==> inputs of job 9625 <==
Design MazeRunner, start of the top module:
module MazeRunner(clk,RST_n,SS_n,MOSI,MISO,SCLK,PWMR,PWML,
                  DIRR,DIRL,IR_EN,BMPL_n,BMPR_n,buzz,
				  buzz_n,RX,LED);
==> flow/config.mk <==
export PLATFORM = sky130hd
export DESIGN_NAME = MazeRunner
export DESIGN_NICKNAME = MazeRunner
export VERILOG_FILES = /design/flow/design.v
export SDC_FILE = /design/flow/constraint.sdc
export NUM_CORES = 4
export LEC_CHECK = 0
export CAP_MARGIN = 20
export CORE_MARGIN = 4
export CORE_UTILIZATION = 35
export CTS_CLUSTER_DIAMETER = 201
export GPL_TIMING_DRIVEN = 0
export MIN_ROUTING_LAYER = met1
export PLACE_DENSITY_LB_ADDON = 0.24
export SETUP_SLACK_MARGIN = -0.44
export SLEW_MARGIN = 35
==> flow/constraint.sdc <==
create_clock -name core_clock -period 4.64 [get_ports {clk}]
set_input_delay 0.9280 -clock core_clock [delete_from_list [all_inputs] [get_ports {clk}]]
set_output_delay 0.9280 -clock core_clock [all_outputs]
set_load 0.01 [all_outputs]
run.sh (not shown) runs the stock make flow with config.mk's settings and CLKGATE_MAP_FILE=.
==> job 4252: changes against job 9625 <==
==> flow/config.mk (replaced) <==
export PLATFORM = sky130hd
export DESIGN_NAME = MazeRunner
export DESIGN_NICKNAME = MazeRunner
export VERILOG_FILES = /design/flow/design.v
export SDC_FILE = /design/flow/constraint.sdc
export NUM_CORES = 4
export LEC_CHECK = 0
export ABC_AREA = 1
export CAP_MARGIN = 20
export CORE_MARGIN = 2
export CORE_UTILIZATION = 70
export CTS_CLUSTER_DIAMETER = 27
export PLACE_DENSITY = 0.6
export SETUP_SLACK_MARGIN = 1.28
export SLEW_MARGIN = 20
==> flow/constraint.sdc (replaced) <==
create_clock -name core_clock -period 5.27 [get_ports {clk}]
set_input_delay 1.0540 -clock core_clock [delete_from_list [all_inputs] [get_ports {clk}]]
set_output_delay 1.0540 -clock core_clock [all_outputs]
set_load 0.01 [all_outputs]
==> comparison table <==
| item | job 9625 | job 4252 |
|---|---|---|
| Result of the run | finished with violations | finished with violations |
| Layout check failures | setup timing | capacitance limit, setup timing |
| Met2 track utilization from global routing | 0.2519 | 0.7074 |
| Metal2 WL | 24,290 um | 38,560 um |
| Area fraction in xor and xnor cells | 0.07486 | 0.05133 |
| Length in cells of the worst reg-to-reg path | 28 | 29 |
| Die outline width | 258.8 um | 182.7 um |
| Maximum resistive drop on vdd | 0.0003095 V | 0.0003163 V |
| Final critical-path setup slack | -1.187 ns | -1.400 ns |
| Count of buffer and inverter cells on the critical path | 5 | 7 |
| Post-synthesis cell type count | 84 | 71 |
| Cell at the slowest stage of the critical path | fa_1 | a21oi_1 |
| Post-CTS repair timing setup buffer count | 59 | 107 |
| AO/OA Area Share | 0.1325 | 0.1141 |
| NetSw | 1661 uW | 2072 uW |
| Antenna cells | 0 | 5 |
| Total cell area reported by yosys after synthesis | 22,010 um^2 | 22,350 um^2 |
| Cell area after synthesis | 22,010 um^2 | 22,350 um^2 |
| CTS-repair resized insts | 150 | 177 |
| Internal power of the cells | 6104 uW | 7280 uW |
| Power share of the combinational group | 0.020 | 0.012 |

==> exp/indigo <==
Starting RTL as in the previous note.
make LEC_CHECK=0 ABC_AREA=1 CAP_MARGIN=0 CORE_ASPECT_RATIO=1.42 CORE_MARGIN=2 CORE_UTILIZATION=72 CTS_CLUSTER_DIAMETER=268 CTS_CLUSTER_SIZE=10 HOLD_SLACK_MARGIN=0.3 PLACE_DENSITY=0.36 SETUP_SLACK_MARGIN=-0.08 SLEW_MARGIN=40 TNS_END_PERCENT=5 finish   # period 4.36 ns
==> exp/willow (differences from exp/indigo) <==
ABC_AREA = unset   (was 1)
CAP_MARGIN = 20   (was 0)
CORE_ASPECT_RATIO = unset   (was 1.42)
CORE_UTILIZATION = 40   (was 72)
CTS_CLUSTER_DIAMETER = unset   (was 268)
CTS_CLUSTER_SIZE = unset   (was 10)
HOLD_SLACK_MARGIN = unset   (was 0.3)
PLACE_DENSITY = 0.6   (was 0.36)
SETUP_SLACK_MARGIN = unset   (was -0.08)
SLEW_MARGIN = 20   (was 40)
TNS_END_PERCENT = unset   (was 5)
==> flow/constraint.sdc (replaced) <==
create_clock -name core_clock -period 9.13 [get_ports {clk}]
set_input_delay 1.8260 -clock core_clock [delete_from_list [all_inputs] [get_ports {clk}]]
set_output_delay 1.8260 -clock core_clock [all_outputs]
set_load 0.01 [all_outputs]
==> exp/ember (differences from exp/indigo) <==
ABC_AREA = unset   (was 1)
CAP_MARGIN = 20   (was 0)
CORE_ASPECT_RATIO = unset   (was 1.42)
CORE_UTILIZATION = 40   (was 72)
CTS_CLUSTER_DIAMETER = unset   (was 268)
CTS_CLUSTER_SIZE = unset   (was 10)
GPL_ROUTABILITY_DRIVEN = 0   (was unset)
HOLD_SLACK_MARGIN = unset   (was 0.3)
PLACE_DENSITY = unset   (was 0.36)
SETUP_SLACK_MARGIN = -0.12   (was -0.08)
SLEW_MARGIN = 20   (was 40)
TNS_END_PERCENT = unset   (was 5)
==> flow/constraint.sdc (replaced) <==
create_clock -name core_clock -period 10.0 [get_ports {clk}]
set_input_delay 2.0000 -clock core_clock [delete_from_list [all_inputs] [get_ports {clk}]]
set_output_delay 2.0000 -clock core_clock [all_outputs]
set_load 0.01 [all_outputs]
==> exp/onyx (differences from exp/indigo) <==
CAP_MARGIN = 20   (was 0)
CORE_ASPECT_RATIO = unset   (was 1.42)
CTS_CLUSTER_DIAMETER = 25   (was 268)
CTS_CLUSTER_SIZE = unset   (was 10)
HOLD_SLACK_MARGIN = unset   (was 0.3)
PLACE_DENSITY = unset   (was 0.36)
PLACE_DENSITY_LB_ADDON = 0.19   (was unset)
SETUP_SLACK_MARGIN = 1.2   (was -0.08)
SLEW_MARGIN = 0   (was 40)
TNS_END_PERCENT = unset   (was 5)
==> flow/constraint.sdc (replaced) <==
create_clock -name core_clock -period 5.09 [get_ports {clk}]
set_input_delay 1.0180 -clock core_clock [delete_from_list [all_inputs] [get_ports {clk}]]
set_output_delay 1.0180 -clock core_clock [all_outputs]
set_load 0.01 [all_outputs]
==> notes <==
exp/ember ran to the end with no violations. exp/onyx did not get past global routing (5_1_grt). exp/willow finished with timing, DRC and antenna clean. exp/indigo ran to the end with violations: negative setup slack. Between exp/indigo and exp/ember, the lower die area is in exp/indigo (gap 43%, measured against exp/ember). Of exp/willow and exp/ember, exp/ember has the higher wire length (gap 1.5%, measured against exp/ember). Cell area: exp/ember < exp/willow < exp/indigo. Between exp/ember and exp/willow, the lower combinational power is in exp/ember (gap about 7.5%, measured against exp/willow). Clock power, lowest first: exp/ember, exp/willow, exp/indigo. The lowest total power belongs to exp/ember, the highest to exp/indigo.
==> figures <==
                                                                    exp/ember                       exp/indigo  exp/willow                  exp/onyx
Final routed wire length divided by cell count                        16.0 µm                          18.8 µm     15.7 µm                         -
Post-synthesis sequential area ratio                                    47.3%                            46.5%       47.3%                     46.5%
Capturing instance or port of the critical path                          DIRL  iPID.D_term_flopped[14]$_DFF_P_        DIRL                         -
Final hold slack                                                       305 ps                           328 ps      299 ps                         -
Resize count post-CTS                                                       0                               83           0                       177
Fraction of post-synthesis cell area in the top cell type by area       20.6%                            20.3%       20.6%                     20.3%
Post-synthesis chip area from yosys                                 22000 µm²                        22400 µm²   22000 µm²                 22400 µm²
Result of the run                            no timing/DRC/antenna violations       complete, but fails checks  no timing/DRC/antenna violations            did not finish
Last stage reached                                                          -                                -           -  global routing (5_1_grt)
Layout check failures                                                       -             negative setup slack           -                         -
Fa+ha+maj area frac                                                     11.3%                            11.1%       11.3%                     11.1%
Count of clock-net buffers in the final layout                             63                               83          63                         -
Length of the first detailed-routing pass in iterations                     5                                9           5                         -
Clock Skew                                                            23.9 ps                          25.9 ps     21.8 ps                         -
Worst Path Class, Setup                                             in -> out                       reg -> reg   in -> out                         -

==> run Y <==
Starting RTL as in the previous note.
==> flow/config.mk <==
export PLATFORM = sky130hd
export DESIGN_NAME = MazeRunner
export DESIGN_NICKNAME = MazeRunner
export VERILOG_FILES = /design/flow/design.v
export SDC_FILE = /design/flow/constraint.sdc
export NUM_CORES = 4
export LEC_CHECK = 0
export ABC_AREA = 1
export CAP_MARGIN = 20
export CELL_PAD_IN_SITES_DETAIL_PLACEMENT = 2
export CELL_PAD_IN_SITES_GLOBAL_PLACEMENT = 1
export CORE_MARGIN = 2
export CORE_UTILIZATION = 16
export CTS_CLUSTER_DIAMETER = 77
export CTS_CLUSTER_SIZE = 40
export GPL_ROUTABILITY_DRIVEN = 0
export GPL_TIMING_DRIVEN = 0
export HOLD_SLACK_MARGIN = 0.19
export MAX_ROUTING_LAYER = met5
export MIN_ROUTING_LAYER = met2
export PLACE_DENSITY = 0.57
export SETUP_SLACK_MARGIN = -0.12
export SLEW_MARGIN = 5
export TNS_END_PERCENT = 55
==> flow/constraint.sdc <==
create_clock -name core_clock -period 13.5 [get_ports {clk}]
set_input_delay 2.7000 -clock core_clock [delete_from_list [all_inputs] [get_ports {clk}]]
set_output_delay 2.7000 -clock core_clock [all_outputs]
set_load 0.01 [all_outputs]
==> run Z (differences from run Y) <==
==> flow/config.mk (replaced) <==
export PLATFORM = sky130hd
export DESIGN_NAME = MazeRunner
export DESIGN_NICKNAME = MazeRunner
export VERILOG_FILES = /design/flow/design.v
export SDC_FILE = /design/flow/constraint.sdc
export NUM_CORES = 4
export LEC_CHECK = 0
export CAP_MARGIN = 20
export CELL_PAD_IN_SITES_DETAIL_PLACEMENT = 2
export CORE_ASPECT_RATIO = 0.7
export CORE_MARGIN = 6
export CORE_UTILIZATION = 44
export CTS_CLUSTER_DIAMETER = 28
export GPL_TIMING_DRIVEN = 0
export MAX_ROUTING_LAYER = met4
export MIN_ROUTING_LAYER = met2
export PLACE_DENSITY = 0.76
export SLEW_MARGIN = 20
==> flow/constraint.sdc (replaced) <==
create_clock -name core_clock -period 7.45 [get_ports {clk}]
set_input_delay 1.4900 -clock core_clock [delete_from_list [all_inputs] [get_ports {clk}]]
set_output_delay 1.4900 -clock core_clock [all_outputs]
set_load 0.01 [all_outputs]
==> run X (differences from run Y) <==
==> flow/config.mk (replaced) <==
export PLATFORM = sky130hd
export DESIGN_NAME = MazeRunner
export DESIGN_NICKNAME = MazeRunner
export VERILOG_FILES = /design/flow/design.v
export SDC_FILE = /design/flow/constraint.sdc
export NUM_CORES = 4
export LEC_CHECK = 0
export CAP_MARGIN = 20
export CORE_MARGIN = 2
export CORE_UTILIZATION = 40
export PLACE_DENSITY = 0.6
export SLEW_MARGIN = 20
==> flow/constraint.sdc (replaced) <==
create_clock -name core_clock -period 10.0 [get_ports {clk}]
set_input_delay 2.0000 -clock core_clock [delete_from_list [all_inputs] [get_ports {clk}]]
set_output_delay 2.0000 -clock core_clock [all_outputs]
set_load 0.01 [all_outputs]
==> notes <==
Run X went through all stages and came out clean. Run Y finished with timing, DRC and antenna clean. Run Z ended with an error in 5_1_grt. Critical path depth: run Y is higher than run X (8). In flip-flop count, run X and run Y do not differ. In die size, run Y is at 2.5 times the value of run X. Synthesized cell count is the same in run Z and run X. Of run X and run Y, run Y has the higher final area (gap about 7.5%, measured against run Y). Of run Y and run X, run X has the higher combinational power (gap about 6.5%, measured against run X).
==> figures <==
	run Y	run X	run Z
Max_slew headroom	36.78%	36.11%	-
Total vias in the final route	23550	15540	-
Run status	no timing/DRC/antenna violations	no timing/DRC/antenna violations	did not finish
Last stage reached	-	-	5_1_grt
Final worst-path setup slack	3360 ps	2248 ps	-
Clock buffer instance count of the final layout	31	61	-
Pins Over Slew Limit	0	0	-
Count of routing violations after the opening detailed-route iteration	2228	1023	-
Worst setup timing slack at the placement stage	3391 ps	2260 ps	-2148 ps
Worst-path fanout max	10	12	-
Ratio of final minimum period to clock period	75.11%	77.52%	-
Power Clock	1.02 mW	1.65 mW	-
Total non-filler cell area in the finished layout	26400 um^2	24420 um^2	-
Measured slew at the worst slew-check pin	948.4 ps	954.8 ps	-

==> try-amber: inputs <==
MazeRunner again, from the RTL that the note above started with.
clock: 5.12 ns
lec_check: 0
abc_area: 1
cap_margin: 20
core_margin: 2
core_utilization: 72
cts_cluster_size: 74
max_routing_layer: met4
place_density: 0.36
setup_slack_margin: 0.49
slew_margin: 20
==> inputs of try-violet, as changes to try-amber <==
--- a/flow/config.mk
+++ b/flow/config.mk
@@ -11,6 +11,6 @@
 export CORE_UTILIZATION = 72
 export CTS_CLUSTER_SIZE = 74
 export MAX_ROUTING_LAYER = met4
-export PLACE_DENSITY = 0.36
-export SETUP_SLACK_MARGIN = 0.49
-export SLEW_MARGIN = 20
+export PLACE_DENSITY_LB_ADDON = 0.19
+export SETUP_SLACK_MARGIN = 1.39
+export SLEW_MARGIN = 0
==> comparison table <==
item                                                                             try-amber                       try-violet
Multi-input logic portion of the cell area                                           41.7%                            42.3%
Flop share of the area                                                               38.8%                            36.7%
Worst Tran Pin Value                                                               1000 ps                          1150 ps
Number of global-route vias before repair                                            18.6k                            20.1k
Number of iterations in the first detailed-routing pass                                  6                               22
Worst Setup Slack, final                                                           -920 ps                         -1140 ps
DR vias                                                                              18.9k                            21.5k
Critical-path cell with the highest stage delay                                       fa_2                          o21ai_1
Most frequent cell on the critical path                                              buf_4                          nand2_1
Insertion delay to the later sink of the worst-skew pair                            560 ps                           570 ps
Relative contribution of the clock network to total power                            48.2%                            47.1%
Global router's overall resource usage                                               35.0%                            37.7%
Critical register-to-register path endpoint                iPID.D_term_flopped[12]$_DFF_P_  iDRV.rght_PWM.PWM_sig$_DFF_PN0_
Status                                                            finished with violations         finished with violations
Reasons for failing layout checks                                     negative setup slack             negative setup slack
Net count of the finished layout                                                      2915                             3010

==> 02-02 <==
Starting RTL as in the previous note.
Settings: LEC_CHECK=0, ABC_AREA=1, CAP_MARGIN=0, CORE_MARGIN=2, CORE_UTILIZATION=72, CTS_CLUSTER_DIAMETER=268, CTS_CLUSTER_SIZE=10, PLACE_DENSITY=0.36, SETUP_SLACK_MARGIN=-0.08, SLEW_MARGIN=40, TNS_END_PERCENT=5; clock period 4.36 ns.
==> 02-16: changes against 02-02 <==
ABC_AREA = unset   (was 1)
CAP_MARGIN = 20   (was 0)
CORE_UTILIZATION = 64   (was 72)
CTS_CLUSTER_DIAMETER = unset   (was 268)
CTS_CLUSTER_SIZE = unset   (was 10)
PLACE_DENSITY = unset   (was 0.36)
SETUP_SLACK_MARGIN = -0.46   (was -0.08)
SLEW_MARGIN = 20   (was 40)
TNS_END_PERCENT = unset   (was 5)
==> flow/constraint.sdc (replaced) <==
create_clock -name core_clock -period 4.6 [get_ports {clk}]
set_input_delay 0.9200 -clock core_clock [delete_from_list [all_inputs] [get_ports {clk}]]
set_output_delay 0.9200 -clock core_clock [all_outputs]
set_load 0.01 [all_outputs]
==> 12-17: changes against 02-02 <==
ABC_AREA = unset   (was 1)
CAP_MARGIN = 20   (was 0)
CORE_UTILIZATION = 59   (was 72)
CTS_CLUSTER_DIAMETER = unset   (was 268)
CTS_CLUSTER_SIZE = unset   (was 10)
PLACE_DENSITY = unset   (was 0.36)
SETUP_SLACK_MARGIN = 1.93   (was -0.08)
SLEW_MARGIN = 20   (was 40)
TNS_END_PERCENT = unset   (was 5)
==> flow/constraint.sdc (replaced) <==
create_clock -name core_clock -period 7.16 [get_ports {clk}]
set_input_delay 1.4320 -clock core_clock [delete_from_list [all_inputs] [get_ports {clk}]]
set_output_delay 1.4320 -clock core_clock [all_outputs]
set_load 0.01 [all_outputs]
==> 03-18: changes against 02-02 <==
ABC_AREA = unset   (was 1)
CAP_MARGIN = 20   (was 0)
CTS_CLUSTER_DIAMETER = unset   (was 268)
CTS_CLUSTER_SIZE = unset   (was 10)
PLACE_DENSITY = 0.65   (was 0.36)
SETUP_SLACK_MARGIN = 1.76   (was -0.08)
SLEW_MARGIN = 20   (was 40)
TNS_END_PERCENT = unset   (was 5)
==> flow/constraint.sdc (replaced) <==
create_clock -name core_clock -period 7.0 [get_ports {clk}]
set_input_delay 1.4000 -clock core_clock [delete_from_list [all_inputs] [get_ports {clk}]]
set_output_delay 1.4000 -clock core_clock [all_outputs]
set_load 0.01 [all_outputs]
==> results <==
|  | 02-02 | 03-18 | 02-16 | 12-17 |
|---|---|---|---|---|
| Result of the run | failed layout checks | complete, no violations | failed layout checks | complete, no violations |
| Reasons for failing layout checks | negative setup slack | - | negative setup slack | - |
| Sequential Power | 3.98 mW | 2.51 mW | 3.82 mW | 2.45 mW |
| Drt first pass iters | 8 | 8 | 5 | 6 |
| CP max FO | 7 | 5 | 4 | 4 |
| Vertical die size | 180 um | 179 um | 189 um | 197 um |
| Post-Place Setup Slack | -1.60 ns | 0.527 ns | -1.29 ns | 0.443 ns |
| Vias in the first global route | 18,697 | 16,679 | 17,618 | 16,408 |
| First-iteration detailed-routing DRC count | 1,358 | 1,363 | 1,191 | 1,074 |
| Die Wd | 180 um | 179 um | 189 um | 197 um |
| Area Growth Syn to Fin | 18.3% | 17.8% | 25.2% | 17.9% |
| Cell area power density | 291 nW/um2 | 189 nW/um2 | 267 nW/um2 | 187 nW/um2 |
| Top cell type's share of synthesized area | 20.3% | 20.6% | 20.6% | 20.6% |
| Final net count | 2,953 | 2,492 | 2,696 | 2,483 |
| Xor/xnor cell area share of the yosys netlist | 5.13% | 7.49% | 7.49% | 7.49% |
| Relative slew slack | 47.1% | 27.4% | 36.0% | 37.1% |
| Combined area of the multi-input logic cells | 10,800 um2 | 11,800 um2 | 11,900 um2 | 11,800 um2 |
| Synth Area in Simple Gates | 17.8% | 14.9% | 14.9% | 14.9% |
Power is estimated from default activity; no workload was simulated.
